## v8
==> flow/design.v (excerpt) <==
module LSTM(clk, Of, En, Ci, Cip, In, Ui, Uf, Uk, Uo, Wi, Wk, Wf, Wo, Vo, Bi, Bo, Bf, Bk, PrevH, Cout, Hout);
 input clk, En, Cip; 
 input [7:0] In, Ci, Ui, Uf, Uk;
 input [7:0] Uo, Wi, Wk, Wf, Wo;
 input [7:0] Vo, Bi, Bo, Bf, Bk;
 input [7:0]           PrevH;
 output [7:0] Cout, Hout;
 output Of;
 wire [7:0] m1, m2, m3, m4;
 wire [7:0] m5, m7, m8;
 wire [7:0] m9, m10, m11, m12;
 wire [7:0] m13, m14, m15, m16;
 wire [7:0] i1, f1, k1, o1;
 wire [7:0] It, Ft, Kt, t1;
 wire [10:0] Cin;
 mult8 ins1(m1, In, Wi); 
 mult8 ins2(m2, PrevH, Ui);
 FA8   ins3(m1, m2, m3, Cip, Cin[0]);
 FA8   ins4(m3, Bi, i1,Cin[0], Cin[1]);
 SigmoidROM sg1(It, i1, clk, En);
 mult8 ins5(m4, In, Wf); 
 mult8 ins6(t1, In, Wf);
 FA8   ins7(t1, m4, m5, Cin[1], Cin[2]);
 FA8   ins8(t1, Bi, f1, Cin[2], Cin[3]);
 SigmoidROM sg2(Ft, f1, clk, En);
 mult8 ins9(m7, In, Wk); 
 mult8 ins10(m8, PrevH, Uk);
 FA8   ins11(m7, m8, m9, Cin[3], Cin[4]);
 FA8   ins12(m9, Bk, k1, Cin[4], Cin[5]);
 SigmoidROM sg3(Kt, k1, clk, En);
 FA8   ins13(It, Kt, m10,Cin[5], Cin[6]);
  ...
make LEC_CHECK=0 ABC_AREA=1 CAP_MARGIN=20 CELL_PAD_IN_SITES_DETAIL_PLACEMENT=2 CORE_MARGIN=2 CORE_UTILIZATION=46 CTS_CLUSTER_DIAMETER=125 GPL_TIMING_DRIVEN=1 HOLD_SLACK_MARGIN=-0.07 MAX_ROUTING_LAYER=met5 MIN_ROUTING_LAYER=met2 PLACE_DENSITY_LB_ADDON=0.03 SLEW_MARGIN=5 TNS_END_PERCENT=5 finish   # period 75.6 ns
run.sh (not shown) runs the stock make flow with config.mk's settings and CLKGATE_MAP_FILE=.
What ended v8 was a tool error in detailed placement; the run never finished.
Edits applied to the flow inputs when going from v8 to v34:
==> flow/config.mk <==
export PLATFORM = sky130hd
export DESIGN_NAME = LSTM
export DESIGN_NICKNAME = LSTM
export VERILOG_FILES = /design/flow/design.v
export SDC_FILE = /design/flow/constraint.sdc
export NUM_CORES = 4
export LEC_CHECK = 0
export CAP_MARGIN = 20
export CORE_MARGIN = 2
export CORE_UTILIZATION = 65
export SLEW_MARGIN = 20
==> flow/constraint.sdc <==
create_clock -name core_clock -period 36.7 [get_ports {clk}]
set_input_delay 7.3400 -clock core_clock [delete_from_list [all_inputs] [get_ports {clk}]]
set_output_delay 7.3400 -clock core_clock [all_outputs]
set_load 0.01 [all_outputs]
### Flow results
As for a clean layout from v8 and v34, there is none.
Layout checks on v34: not met. Flow itself completed; violations: negative setup slack.
On number of cells in the yosys synthesis report: between v8 and v34, it ends up higher for v8.
Going from v8 to v34, the parity-gate share of the synthesized area counting xor and xnor cells was found to have gone up by 3.9 points.
The synthesized area in v34 sits 8.1% below the value recorded for v8.
Per the comparison of v34 with v8, unique cell type count in the Yosys netlist shows an increase of 6, total number of placement rows shows a reduction of about 20%, synthesized cell count shows a reduction of 26%, post-synthesis sequential area ratio shows an increase of 0.33 points.
Changes observed in v34 relative to v8: net count of the mapped netlist -622, Yosys chip area -0.0014 mm², post-synthesis adder-cell area fraction +4.5 points.

========
LSTM again, from the RTL that the note above started with.
clock: 65.7 ns
lec_check: 0
abc_area: 1
cap_margin: 20
cell_pad_in_sites_detail_placement: 1
cell_pad_in_sites_global_placement: 1
core_aspect_ratio: 1.57
core_margin: 2
core_utilization: 17
cts_cluster_diameter: 368
cts_cluster_size: 70
gpl_routability_driven: 0
max_routing_layer: met4
min_routing_layer: met1
setup_slack_margin: 5.0
slew_margin: 20
The baseline ran to the end with no violations.
Rerun with:
CORE_MARGIN = 8   (was 2)
MIN_ROUTING_LAYER = met2   (was met1)
Outcome:
- The changed run went through all stages and came out clean
- critical path depth does not change
- cell count climbs slightly
- synthesized cell count is unchanged
- worst setup slack got worse by 0.15 ns
- via count went up by a quarter to a third
Rerun with:
ABC_AREA = 0   (was 1)
CAP_MARGIN = 40   (was 20)
CELL_PAD_IN_SITES_DETAIL_PLACEMENT = 0   (was 1)
CORE_ASPECT_RATIO = 0.5   (was 1.57)
CORE_MARGIN = 2   (was 8)
CORE_UTILIZATION = 51   (was 17)
CTS_CLUSTER_DIAMETER = 334   (was 368)
CTS_CLUSTER_SIZE = 99   (was 70)
HOLD_SLACK_MARGIN = -0.07   (was default)
MAX_ROUTING_LAYER = default   (was met4)
MIN_ROUTING_LAYER = met1   (was met2)
PLACE_DENSITY = 0.5   (was default)
SETUP_SLACK_MARGIN = default   (was 5.0)
TNS_END_PERCENT = 5   (was default)
Register-to-register slack hardly moves.
Design area is lower by about 12%.
Routed wire length drops by about 37%.
Worst hold slack barely changes.
Rerun with:
CAP_MARGIN = 20   (was 40)
CELL_PAD_IN_SITES_DETAIL_PLACEMENT = 1   (was 0)
CELL_PAD_IN_SITES_GLOBAL_PLACEMENT = 0   (was 1)
CORE_ASPECT_RATIO = 1.57   (was 0.5)
CORE_UTILIZATION = 17   (was 51)
CTS_CLUSTER_DIAMETER = 368   (was 334)
CTS_CLUSTER_SIZE = 70   (was 99)
MAX_ROUTING_LAYER = met4   (was default)
MIN_ROUTING_LAYER = met2   (was met1)
PLACE_DENSITY = default   (was 0.5)
SETUP_SLACK_MARGIN = 5.0   (was default)
TNS_END_PERCENT = default   (was 5)
Result: Die area climbs to 2.9 times its value. Area after synthesis is unchanged. Via count climbs by 38%. Design area climbs by 6.0%.
Rerun with:
CAP_MARGIN = 40   (was 20)
CELL_PAD_IN_SITES_DETAIL_PLACEMENT = 0   (was 1)
CELL_PAD_IN_SITES_GLOBAL_PLACEMENT = 1   (was 0)
CORE_ASPECT_RATIO = 1.74   (was 1.57)
CORE_MARGIN = 6   (was 2)
CORE_UTILIZATION = 51   (was 17)
CTS_CLUSTER_DIAMETER = 334   (was 368)
CTS_CLUSTER_SIZE = 99   (was 70)
MAX_ROUTING_LAYER = default   (was met4)
MIN_ROUTING_LAYER = met1   (was met2)
PLACE_DENSITY = 0.5   (was default)
SETUP_SLACK_MARGIN = default   (was 5.0)
SLEW_MARGIN = 5   (was 20)
TNS_END_PERCENT = 5   (was default)
Outcome:
- The changed run completed without violations
- maximum frequency rose slightly
- non-clock buffer count fell by 3
- cell count is lower by a quarter to a third
- design area went down by a few percent
- via count fell by a quarter to a third
- critical path depth is lower by 1
